==> flow/design.v (excerpt) <==
module cordic_2taylor (
input clk,
input reset,
input signed [15:0] ang,
input signed [15:0] xin,
input signed [15:0] yin,
output signed [15:0] Xout,
output signed [15:0] Yout);
Settings: LEC_CHECK=0, CAP_MARGIN=20, CORE_MARGIN=2, CORE_UTILIZATION=72, CTS_CLUSTER_DIAMETER=373, HOLD_SLACK_MARGIN=-0.1, PLACE_DENSITY=0.65, SETUP_SLACK_MARGIN=-0.71, SLEW_MARGIN=20; clock period 7.15 ns.
run.sh (not shown) runs the stock make flow with config.mk's settings and CLKGATE_MAP_FILE=.
The baseline died in global routing.
Then changed:
Settings changed: CORE_UTILIZATION 72 to 66, CTS_CLUSTER_DIAMETER 373 to unset, HOLD_SLACK_MARGIN -0.1 to unset, PLACE_DENSITY 0.65 to unset, SETUP_SLACK_MARGIN -0.71 to unset.
Clock period 7.15 ns to 8.24 ns, I/O delays scaled along.
Effect: This time the run completed and failed the layout checks on negative setup slack. Die area goes up by 8.9%. Area after synthesis stays the same. Synthesized cell count does not change.
Then changed:
Settings changed: MAX_ROUTING_LAYER set to met4, SETUP_SLACK_MARGIN set to 1.5.
Clock period 8.24 ns to 9.5 ns, I/O delays scaled along.
With this change the flow ran to the end with no violations.
Wire length drops by 12%.
Cell area drops by 3.2%.
Global-route usage is lower by 0.27 points.
Then changed:
Settings changed: CORE_UTILIZATION 66 to 65, MAX_ROUTING_LAYER met4 to unset, SETUP_SLACK_MARGIN 1.5 to unset.
Clock period 9.5 ns to 11.7 ns, I/O delays scaled along.
=> Count of clock-buffer cells in the layout shrinks by 2. Setup slack improved by 0.42 ns. Area after synthesis does not change. Worst hold slack got worse by 0.014 ns. Clock skew shrinks by 0.012 ns. Global-route usage shrinks by 4.5 points. Flip-flop count stays the same. Routed wire length shrinks by roughly a tenth.

---

Setup of onyx:
The RTL this note starts from:
==> flow/design.v <==
module sin_h(
    input signed [15:0] r_in,
    output signed [15:0] r_out
    );
     wire signed [15:0] a,b,c,d;
     assign a = r_in + (r_in >>> 2);
     assign b = (a >>> 4)+(r_in >>> 6);
     assign c = b+a; 
     assign d = (c >>> 5)+(r_in);
     assign r_out = d >>>1;     
endmodule
module cos_h(
    input signed [15:0] r,
    output signed [15:0] r_o
    );
    wire signed [15:0] a,b,c,d;
  assign a = r + (r >>> 2);
  assign b = r + (a >>> 2);
  assign c = b >>> 9;
  assign d = r + (r >>> 3);
  assign r_o = c+d;
endmodule
module sinh_23(
    input signed [15:0] rin,
    input S,
    output signed [15:0] rout
    );
     wire signed [15:0] a,b,c,d,e;
     assign a = (rin >>> 4)+ rin;
     assign b = rin + (rin >>> 9);
     assign c = b + (a >>> 7);
     assign d = c >>> 2;
     assign e = b >>> 3;
     assign rout = S? d:e;
endmodule
module cosh_23(
    input signed [15:0] ri,
    input sel,
    output signed [15:0] ro
    );
    wire signed [15:0] a,b,c,d;
    assign a = ri >>>7;
    assign b = (ri >>> 8)+ ri;
    assign c = b >>> 5;
    assign d = sel? c:b;
    assign ro = d + ri;
endmodule
module sinh_45(
    input signed [15:0] rin,
    input s,
    output signed [15:0] rout    
    );
    wire signed [15:0] a,b,c;
    assign a = rin >>> 4;
    assign b = rin >>> 5;
    assign c = s? a:b;
    assign rout = c;
endmodule
module cosh_45(
    input signed [15:0] rin,
    input s,
    output signed [15:0] rout    
    );
    wire signed [15:0] a,b,c;
    assign a = rin >>> 11;
    assign b = rin >>> 9;
    assign c = s? b:a;
    assign rout = rin + c;
endmodule
module stage_1(
    input signed [15:0] x_in,
    input signed [15:0] y_in,
    input signed [15:0] ang_in,
    input clk,
    input reset,
    output reg signed [15:0] x_out,
    output reg signed [15:0] y_out,
    output reg signed [15:0] ang_out
    );
    wire signed [15:0] p,q,u,v,abs_theta;
    assign abs_theta = ang_in[15] ? (~ang_in + 1'b1) : ang_in;
    reg signed [15:0] r,s,w,x,z,k; 
    sin_h S1(.r_in(y_in), .r_out(q));
    sin_h S2(.r_in(x_in), .r_out(u));
    cos_h C1(.r(x_in), .r_o(p));
    cos_h C2(.r(y_in), .r_o(v));
    always @(posedge clk, posedge reset)
    begin
    if(reset)
      begin
      x_out <= 16'b0000000000000000;
      y_out <= 16'b0000000000000000;
      ang_out <= 16'b0000000000000000;
      end
    else
    begin
      if (abs_theta <= 16'b0001000000000000)
         begin
         x_out <= x_in;
         y_out <= y_in;
         ang_out <= ang_in;
         end
      else 
         begin
         case(ang_in[15])
         1'b0: begin 
              x_out <= p+q; 
              y_out <= u+v; 
              ang_out <= ang_in - 16'b0010000000000000; 
              end
         1'b1: begin 
              x_out <= p-q; 
              y_out <= v-u; 
              ang_out <= ang_in + 16'b0010000000000000; 
              end
          endcase
         end
  end
end
endmodule
module stage_23(
    input signed [15:0] x_pr,
    input signed [15:0] y_pr,
    input signed [15:0] ang_pr,
    input clk,
    input reset,
    output reg signed [15:0] sx2_op,
    output reg signed [15:0] sy2_op,
    output reg signed [15:0] sa2_op
    );
  wire signed [15:0] abs_theta,o1,o2,o3,o4,w1,w2,w3,w4;
  assign abs_theta = ang_pr[15] ? (~ang_pr + 1'b1) : ang_pr;
  wire sel23;
  assign sel23 = (abs_theta > 16'b0000110000000000)?1'b1:1'b0;
  sinh_23 S1(.rin(x_pr),.S(sel23),.rout(o1));
  sinh_23 S2(.rin(y_pr),.S(sel23),.rout(o2));
  cosh_23 C1(.ri(x_pr),.sel(sel23),.ro(o3));
  cosh_23 C2(.ri(y_pr),.sel(sel23),.ro(o4)); 
always @(posedge clk, posedge reset)
begin
  if(reset)
      begin
      sx2_op <= 16'b0000000000000000;
      sy2_op<= 16'b0000000000000000;
      sa2_op <= 16'b0000000000000000;
      end
  else 
     begin
     if (abs_theta > 16'b0000110000000000 | abs_theta <= 16'b0000010000000000)
      begin
      sx2_op <= x_pr;
      sy2_op <= y_pr;
      sa2_op <= ang_pr;
      end
  else
      begin
         if(ang_pr[15])
          begin
          sx2_op <= o3 - o2;
          sy2_op <= o4 - o1;
          sa2_op <= sel23? (ang_pr + 16'b0001000000000000) : (ang_pr + 16'b0000100000000000);
          end
         else
          begin
          sx2_op <= o3 + o2;
          sy2_op <= o4 + o1;
          sa2_op <= sel23? (ang_pr - 16'b0001000000000000) : (ang_pr - 16'b0000100000000000);
          end
      end 
    end
end
endmodule  
module stage_45(
    input signed [15:0] sx2_op,
    input signed [15:0] sy2_op,
    input signed [15:0] sa2_op,
    input clk,
    input reset,
    output reg signed [15:0] x_nxt,
    output reg signed [15:0] y_nxt,
    output reg signed [15:0] ang_nxt
    );
    wire signed [15:0] o5,o6,o7,o8,w5,w6,w7,w8,abs_theta2;
    wire sel45;
    assign abs_theta2 = sa2_op[15] ? (~sa2_op + 1'b1) : sa2_op;
    assign sel45 = (abs_theta2 > 16'b0000001100000000)? 1'b1:1'b0;
sinh_45 S3(.rin(sx2_op),.s(sel45),.rout(o5));
sinh_45 S4(.rin(sy2_op),.s(sel45),.rout(o6));
cosh_45 C3(.rin(sx2_op),.s(sel45),.rout(o7));
cosh_45 C4(.rin(sy2_op),.s(sel45),.rout(o8));
always @(posedge clk, posedge reset)
begin
   if(reset)
      begin
      x_nxt <= 16'b0000000000000000;
      y_nxt <= 16'b0000000000000000;
      ang_nxt <= 16'b0000000000000000;
      end
   else
      begin
         if(abs_theta2 <= 16'b0000000100000000)
             begin
             x_nxt <= sx2_op;
             y_nxt <= sy2_op;
             ang_nxt <= sa2_op;
             end 
         else
             begin
             if(sa2_op[15])
                begin
                x_nxt <= o7 - o5;
                y_nxt <= o8 - o6;
                ang_nxt <= sel45? (sa2_op + 16'b0000010000000000) : (sa2_op + 16'b0000001000000000);
                end
             else
                begin
                x_nxt <= o7 + o5;
                y_nxt <= o8 + o6;
                ang_nxt <= sel45? (sa2_op - 16'b0000010000000000) : (sa2_op - 16'b0000001000000000);
                end
             end
      end
end
endmodule
module last_stage(
    input signed [15:0] x3,
    input signed [15:0] y3,
    input signed [15:0] ang3,
    input clk,
    input reset,
    output reg signed [15:0] xf,
    output reg signed [15:0] yf
    );
    wire signed [15:0] abs_theta,w1,w2,w3,w4,w5,w6;
    assign abs_theta = ang3[15] ? (~ang3 + 1'b1) : ang3;
    wire [3:0] k;
    assign k = abs_theta[15:12] + abs_theta[11];
    assign w1 = y3 >>> 9;
    assign w2 = x3 >>> 9;
    assign w3 = k*w1;
    assign w4 = k*w2;
    always @(posedge clk, posedge reset)
    begin
       if (reset)
         begin
         xf <= 16'b0000000000000000;
         yf <= 16'b0000000000000000;
         end
       else 
          begin
               if (ang3[15])
                 begin
                 xf <= x3 + w3;
                 yf <= y3 + w4;
                 end
               else 
                 begin
                 xf <= x3 - w3;
                 yf <= y3 - w4;
                 end
          end
    end
endmodule
`timescale 1ns / 100ps
module cordic_2taylor (
input clk,
input reset,
input signed [15:0] ang,
input signed [15:0] xin,
input signed [15:0] yin,
output signed [15:0] Xout,
output signed [15:0] Yout);
wire signed [15:0] x1, y1, theta1;           
wire signed [15:0] x2, y2, theta2;           
wire signed [15:0] x3, y3, theta3;           
    stage_1 S1(xin,yin,ang,clk,reset,x1,y1,theta1);
    stage_23 S2(x1,y1,theta1,clk,reset,x2,y2,theta2);
    stage_45 S3(x2,y2,theta2,clk,reset,x3,y3,theta3);
    last_stage S4(x3,y3,theta3,clk,reset,Xout,Yout);
endmodule
make LEC_CHECK=0 CAP_MARGIN=0 CORE_MARGIN=2 CORE_UTILIZATION=72 CTS_CLUSTER_DIAMETER=104 MAX_ROUTING_LAYER=met4 PLACE_DENSITY=0.66 SETUP_SLACK_MARGIN=1.5 SLEW_MARGIN=20 TNS_END_PERCENT=5 finish   # period 9.5 ns
In onyx the implementation ran to completion but is not tape-out ready, as the final checks report negative setup slack.
Modified inputs, willow compared to onyx
Settings: TNS_END_PERCENT: 5 -> unset; CAP_MARGIN: 0 -> 20; CTS_CLUSTER_DIAMETER: 104 -> 264; the clock period (ns, I/O delays scaled along): 9.5 -> 9.09.
==> comparison <==
global routing (5_1_grt): willow exited with error
willow vs. onyx: clock buffer count from CTS held; distinct cell type count after synthesis barely changed; placer congestion estimate now sits lower.
diff inputs: willow => lagoon
Settings: swapping 1.5 for -0.71 in SETUP_SLACK_MARGIN; clearing CTS_CLUSTER_DIAMETER, which used to be 264; swapping 0.66 for 0.65 in PLACE_DENSITY; clearing MAX_ROUTING_LAYER, which used to be met4; swapping 9.09 for 7.15 in the clock period (ns, I/O delays scaled along).
## What came out
- Looking only at estimated wirelength of the detail-placed design, and setting everything else aside, the lower value of lagoon and willow goes to willow.
- Synthesized area per cell: willow vs lagoon identical
- Measured against each other, lagoon and willow differ in placed instance count, the higher figure coming from lagoon.
- lagoon did not finish; the tool stopped in global routing (5_1_grt) with error GRT-0232.
- From lagoon to willow, area figure in the yosys stat output did not move at all.
- Placer's final routability congestion estimate for lagoon is lower than for willow.
The inputs of delta differ from those of lagoon as listed below.
Settings: changing CORE_UTILIZATION from 72 to 71; changing SETUP_SLACK_MARGIN from -0.71 to 2.41; changing the clock period (ns, I/O delays scaled along) from 7.15 to 8.35.
==> results <==
The flow ended early for delta: it failed with a tool error in global routing (5_1_grt).
| routability congestion estimate | delta vs lagoon | 0.0078 lower |
Worst slack after detailed placement (higher): delta
When the final numbers for delta and lagoon were put side by side, the number of rows in the core area turned out to be smaller in lagoon.
Status: largest buffer count on any clock path parity (delta, lagoon)
Between delta and lagoon, the area of the core is higher for delta.
Number of instances in the placed design in delta is 48 below lagoon.
